// alu
module alu(input read,write,dig1,dig2,dig3,dig4,rst,clk,rev,exec,sign, output o1,o2,o3,o4, output [0:6] bcd);
Size: about 5300 cells after synthesis, roughly 990 flip-flops, about 22 I/O pins, roughly 50000 um2 of cells after synthesis.
clock: 12.2 ns
lec_check: 0
abc_area: 1
cap_margin: 5
cell_pad_in_sites_detail_placement: 1
core_aspect_ratio: 0.59
core_margin: 7
core_utilization: 59
gpl_timing_driven: 0
hold_slack_margin: 0.16
place_density_lb_addon: 0.06
setup_slack_margin: -0.95
slew_margin: 40
tns_end_percent: 70
run.sh (not shown) runs the stock make flow with config.mk's settings and CLKGATE_MAP_FILE=.
Change:
Settings changed: ABC_AREA 1 to unset, CAP_MARGIN 5 to 20, CELL_PAD_IN_SITES_DETAIL_PLACEMENT 1 to unset, CORE_ASPECT_RATIO 0.59 to unset, CORE_MARGIN 7 to 2, CORE_UTILIZATION 59 to 40, GPL_ROUTABILITY_DRIVEN set to 0, HOLD_SLACK_MARGIN 0.16 to unset, PLACE_DENSITY_LB_ADDON 0.06 to unset, SETUP_SLACK_MARGIN -0.95 to unset, SLEW_MARGIN 40 to 20, TNS_END_PERCENT 70 to unset.
Clock period 12.2 ns to 10.0 ns, I/O delays scaled along.
Outcome: The changed run completed with no timing, DRC or antenna violations. Total power rises by 11%. First-iteration DRC count decreases by 63%. Worst hold slack gets worse by 0.039 ns. Via count goes down by 33%. Core utilization fell by 22 points. Non-clock buffer count went up by 14. Global-route usage came out lower by 25 points. Area after synthesis shrinks by 1.4%. Wire length decreases by 41%.
Change:
Settings changed: CORE_UTILIZATION 40 to 70, GPL_ROUTABILITY_DRIVEN 0 to unset, GPL_TIMING_DRIVEN 0 to unset, PLACE_DENSITY_LB_ADDON set to 0.0.
Clock period 10.0 ns to 5.86 ns, I/O delays scaled along.
Outcome: The changed run reached the layout checks and failed them: negative setup slack; global-route usage rose by 23 points; worst setup slack loses 2.9 ns; core utilization rose by 33 points; die area fell by well over a third; first-iteration DRC count rose by well over a third; routed wire length rose by a quarter to a third; total power rose by well over a third; synthesized cell count does not change.
Change:
Settings changed: ABC_AREA set to 0, CORE_UTILIZATION 70 to 72, CTS_CLUSTER_SIZE set to 24, SETUP_SLACK_MARGIN set to 1.45.
Clock period 5.86 ns to 5.0 ns, I/O delays scaled along.
Result: With this change the flow never finished: it broke off in global routing (5_1_grt); die area falls by 2.7%; synthesized area does not change; synthesized cell count does not change.

---

== alpha ==
alu again, from the RTL that the note above started with.
clock: 4.49 ns
lec_check: 0
cap_margin: 5
core_aspect_ratio: 1.15
core_margin: 2
core_utilization: 45
cts_cluster_size: 64
max_routing_layer: met4
min_routing_layer: met1
place_density_lb_addon: 0.16
slew_margin: 20
tns_end_percent: 55
Every stage of alpha finished as expected; the final checks, on the other hand, flagged negative setup slack, which means the layout fails.
[inputs] beta vs alpha
# alpha
export LEC_CHECK = 0
export CAP_MARGIN = 5
export CORE_ASPECT_RATIO = 1.15
export CORE_MARGIN = 2
export CORE_UTILIZATION = 45
export CTS_CLUSTER_SIZE = 64
export MAX_ROUTING_LAYER = met4
export MIN_ROUTING_LAYER = met1
export PLACE_DENSITY_LB_ADDON = 0.16
export SLEW_MARGIN = 20
export TNS_END_PERCENT = 55
create_clock -name core_clock -period 4.49 [get_ports {clk}]
# beta
export LEC_CHECK = 0
export CAP_MARGIN = 20
export CORE_MARGIN = 2
export CORE_UTILIZATION = 72
export PLACE_DENSITY_LB_ADDON = 0.0
export SETUP_SLACK_MARGIN = 1.41
export SLEW_MARGIN = 20
create_clock -name core_clock -period 4.86 [get_ports {clk}]
==> comparison <==
From beta to alpha, number of flip-flops and latches in the synthesized netlist did not move at all. Width of the chip (beta vs. alpha) decreases by more than 10%. Comparing beta against alpha, there is no change at all in synthesized cell count. Clock buffer count from CTS in beta vs alpha: down 4. Taking alpha as the reference, in beta die area went down about 37%, final RePlAce weighted congestion went up 4.7%. The runs compared here, alpha and beta, all ended either early or with open violations.
--- input diff beta..gamma ---
# beta
export LEC_CHECK = 0
export CAP_MARGIN = 20
export CORE_MARGIN = 2
export CORE_UTILIZATION = 72
export PLACE_DENSITY_LB_ADDON = 0.0
export SETUP_SLACK_MARGIN = 1.41
export SLEW_MARGIN = 20
create_clock -name core_clock -period 4.86 [get_ports {clk}]
# gamma
export LEC_CHECK = 0
export CAP_MARGIN = 20
export CORE_MARGIN = 2
export CORE_UTILIZATION = 66
export SLEW_MARGIN = 20
create_clock -name core_clock -period 4.94 [get_ports {clk}]
--- outcome ---
Placed cell count on gamma is up relative to beta. Compared with beta, gamma shows a higher number of cell rows. Starting density of the core, gamma and beta, lower one = gamma. Between gamma and beta, the difference in area share of xor/xnor cells in the synthesized design is negligible. NOTE area of the die beta->gamma increased by a little under 10%. Of the runs gamma and beta, none of them finished clean. What the final checks of gamma revealed, after a flow that finished every stage, was a layout that fails on negative setup slack.
What delta does differently from gamma at the input level:
# gamma
export LEC_CHECK = 0
export CAP_MARGIN = 20
export CORE_MARGIN = 2
export CORE_UTILIZATION = 66
export SLEW_MARGIN = 20
create_clock -name core_clock -period 4.94 [get_ports {clk}]
# delta
export LEC_CHECK = 0
export CAP_MARGIN = 20
export CORE_MARGIN = 2
export CORE_UTILIZATION = 35
export SLEW_MARGIN = 20
create_clock -name core_clock -period 10.5 [get_ports {clk}]
delta ended with every stage complete and zero timing, DRC or antenna violations. Against gamma as the reference, delta delivers a lower switching portion of total power. Final instance area improves in delta relative to gamma. Compared to gamma, the router laid down less metal wire for delta. The final reports for delta and gamma show total power lower in the former.
[inputs] epsilon vs delta
# delta
export LEC_CHECK = 0
export CAP_MARGIN = 20
export CORE_MARGIN = 2
export CORE_UTILIZATION = 35
export SLEW_MARGIN = 20
create_clock -name core_clock -period 10.5 [get_ports {clk}]
# epsilon
export LEC_CHECK = 0
export CAP_MARGIN = 20
export CORE_MARGIN = 2
export CORE_UTILIZATION = 64
export SETUP_SLACK_MARGIN = 1.06
export SLEW_MARGIN = 20
create_clock -name core_clock -period 6.88 [get_ports {clk}]
--- outcome ---
What epsilon reported for number of global-route vias before repair has to be multiplied by 0.933 to get the figure for delta. Of epsilon and delta, delta shows the lower multi-input logic area, with epsilon above it. Relative area change from synthesis to final layout: higher on delta. Comparing epsilon and delta, the lower post-place setup slack is on epsilon.

---

alu again, from the RTL that the note above started with.
// alu
module alu(input read,write,dig1,dig2,dig3,dig4,rst,clk,rev,exec,sign, output o1,o2,o3,o4, output [0:6] bcd);
localparam RESET=4'd0;
localparam IDLE=4'd1;
localparam ADDRESS=4'd2;
localparam DISPLAY=4'd3;
localparam WRITE=4'd4;
localparam EXECUTE=4'd5;
localparam DEBOUNCER_CONSTANT=32'b0111_1111_1111_1111_1111_1111_1111_1111;
localparam DEBOUNCER_CLOCK=10;
localparam OPERATOR=4'd1;
localparam OPERAND1=4'd2;
localparam OPERAND2=4'd3;
localparam ADD=4'd0;
localparam SUB=4'd1;
localparam MUL=4'd2;
localparam DIV=4'd3;
reg [3:0] state, location_state;  
reg [3:0] location_state_q;
reg [3:0] di1,di2,di3,di4,di5,add1,add2,add4;  
reg [3:0] di1_q,di2_q,di3_q,di4_q,di5_q,add1_q,add2_q,add4_q;
reg [6:0] b1,b2,b3,b4;  
reg [6:0] b1_q,b2_q,b3_q,b4_q;
reg [63:0] main_count; 
reg [63:0] main_count_q;
reg [31:0] debouncer4,debouncer3,debouncer2,debouncer1;  
reg [31:0] debouncer4_q,debouncer3_q,debouncer2_q,debouncer1_q;
reg [7:0] value, address;  
reg [7:0] value_q, address_q;
reg [31:0] temp_register;  
reg [31:0] temp_register_q;
reg mem_we;  
reg [31:0] mem_wdata;  
reg [31:0] memory[0:31];  
reg [7:0] temp_value,temp_display1,temp_display2;  
reg idle,address_read,mul_en;  
reg address_read_q,mul_en_q;
reg sign_1, sign_2; 
reg sign_1_q, sign_2_q;
wire temp_c_sub,temp_c_add;  
wire [7:0] add_output,sub_output;  
wire [15:0] mul_output, div_output;
function [6:0] bcd_number;  
	input reg [3:0] d;
	case (d)
		4'd0:bcd_number=7'b0000001;
		4'd1:bcd_number=7'b1001111;
		4'd2:bcd_number=7'b0010010;
		4'd3:bcd_number=7'b0000110;
		4'd4:bcd_number=7'b1001100;
  ...
clock: 8.56 ns
lec_check: 0
abc_area: 0
cap_margin: 35
cell_pad_in_sites_detail_placement: 1
cell_pad_in_sites_global_placement: 1
core_aspect_ratio: 1.64
core_margin: 9
core_utilization: 16
cts_cluster_diameter: 357
max_routing_layer: met4
min_routing_layer: met2
setup_slack_margin: 0.99
slew_margin: 20
tns_end_percent: 95
The first run produced a clean layout.
Edit:
- CAP_MARGIN: 35 -> 20
- CELL_PAD_IN_SITES_DETAIL_PLACEMENT: 1 -> unset
- CELL_PAD_IN_SITES_GLOBAL_PLACEMENT: 1 -> unset
- CORE_ASPECT_RATIO: 1.64 -> unset
- CORE_MARGIN: 9 -> 2
- CORE_UTILIZATION: 16 -> 72
- CTS_CLUSTER_DIAMETER: 357 -> unset
- CTS_CLUSTER_SIZE: unset -> 13
- MIN_ROUTING_LAYER: met2 -> unset
- PLACE_DENSITY_LB_ADDON: unset -> 0.03
- SETUP_SLACK_MARGIN: 0.99 -> 1.34
- TNS_END_PERCENT: 95 -> unset
- clock period: 8.56 -> 4.6 ns (I/O delays scaled with it)
The new run ended with an error in 5_1_grt (GRT-0116).
Die area drops by 79%.
Area after synthesis does not change.
Synthesized cell count stays the same.

---

Starting RTL as in the previous note.
==> flow/design.v (excerpt) <==
module alu(input read,write,dig1,dig2,dig3,dig4,rst,clk,rev,exec,sign, output o1,o2,o3,o4, output [0:6] bcd);
Settings: LEC_CHECK=0, ABC_AREA=1, CAP_MARGIN=20, CELL_PAD_IN_SITES_DETAIL_PLACEMENT=0, CORE_ASPECT_RATIO=0.89, CORE_MARGIN=2, CORE_UTILIZATION=72, CTS_CLUSTER_DIAMETER=338, CTS_CLUSTER_SIZE=13, GPL_TIMING_DRIVEN=1, HOLD_SLACK_MARGIN=0.16, PLACE_DENSITY_LB_ADDON=0.06, SETUP_SLACK_MARGIN=0.02, SLEW_MARGIN=30; clock period 4.47 ns.
The first run finished but failed the layout checks on negative setup slack.
==> next run, changes <==
ABC_AREA = unset   (was 1)
CELL_PAD_IN_SITES_DETAIL_PLACEMENT = unset   (was 0)
CORE_ASPECT_RATIO = unset   (was 0.89)
CORE_UTILIZATION = 59   (was 72)
CTS_CLUSTER_DIAMETER = unset   (was 338)
CTS_CLUSTER_SIZE = unset   (was 13)
GPL_TIMING_DRIVEN = unset   (was 1)
HOLD_SLACK_MARGIN = unset   (was 0.16)
PLACE_DENSITY_LB_ADDON = unset   (was 0.06)
SETUP_SLACK_MARGIN = unset   (was 0.02)
SLEW_MARGIN = 20   (was 30)
clock period = 8.04 ns   (was 4.47 ns; I/O delays follow)
The new run finished clean. Sequential power is lower by 44%. Clock-buffer cell count is higher by 11. Via count is lower by 20%.
==> next run, changes <==
CORE_UTILIZATION = 40   (was 59)
CTS_CLUSTER_DIAMETER = 149   (was unset)
GPL_ROUTABILITY_DRIVEN = 0   (was unset)
GPL_TIMING_DRIVEN = 1   (was unset)
HOLD_SLACK_MARGIN = 0.01   (was unset)
clock period = 10.0 ns   (was 8.04 ns; I/O delays follow)
The changed run finished with timing, DRC and antenna clean.
Synthesized cell count stays the same.
Worst hold slack improves by 0.0039 ns.
Setup slack improves by 1.7 ns.
Sequential share of layout area fell by 0.65 points.
Clock power fell by 16%.
Count of clock-buffer cells in the layout rose by 3.
Wire length fell by 4.2%.
Total power fell by 18%.
Sequential power fell by about 20%.
Final cell count rose by 11%.
==> next run, changes <==
CORE_UTILIZATION = 61   (was 40)
CTS_CLUSTER_DIAMETER = unset   (was 149)
CTS_CLUSTER_SIZE = 52   (was unset)
GPL_ROUTABILITY_DRIVEN = unset   (was 0)
GPL_TIMING_DRIVEN = unset   (was 1)
HOLD_SLACK_MARGIN = unset   (was 0.01)
SETUP_SLACK_MARGIN = -0.43   (was unset)
clock period = 5.5 ns   (was 10.0 ns; I/O delays follow)
Result: With this change the flow finished but failed the layout checks on negative setup slack; cell area increases by 1.7%; global-route usage increases by 12 points; hold slack barely changes; register-to-register slack got worse by 3.0 ns; count of clock-buffer cells in the layout decreases by 14; first-iteration DRC count increases by 6.4%; combinational power increases by 99%.
Power and IR drop assume default switching activity.
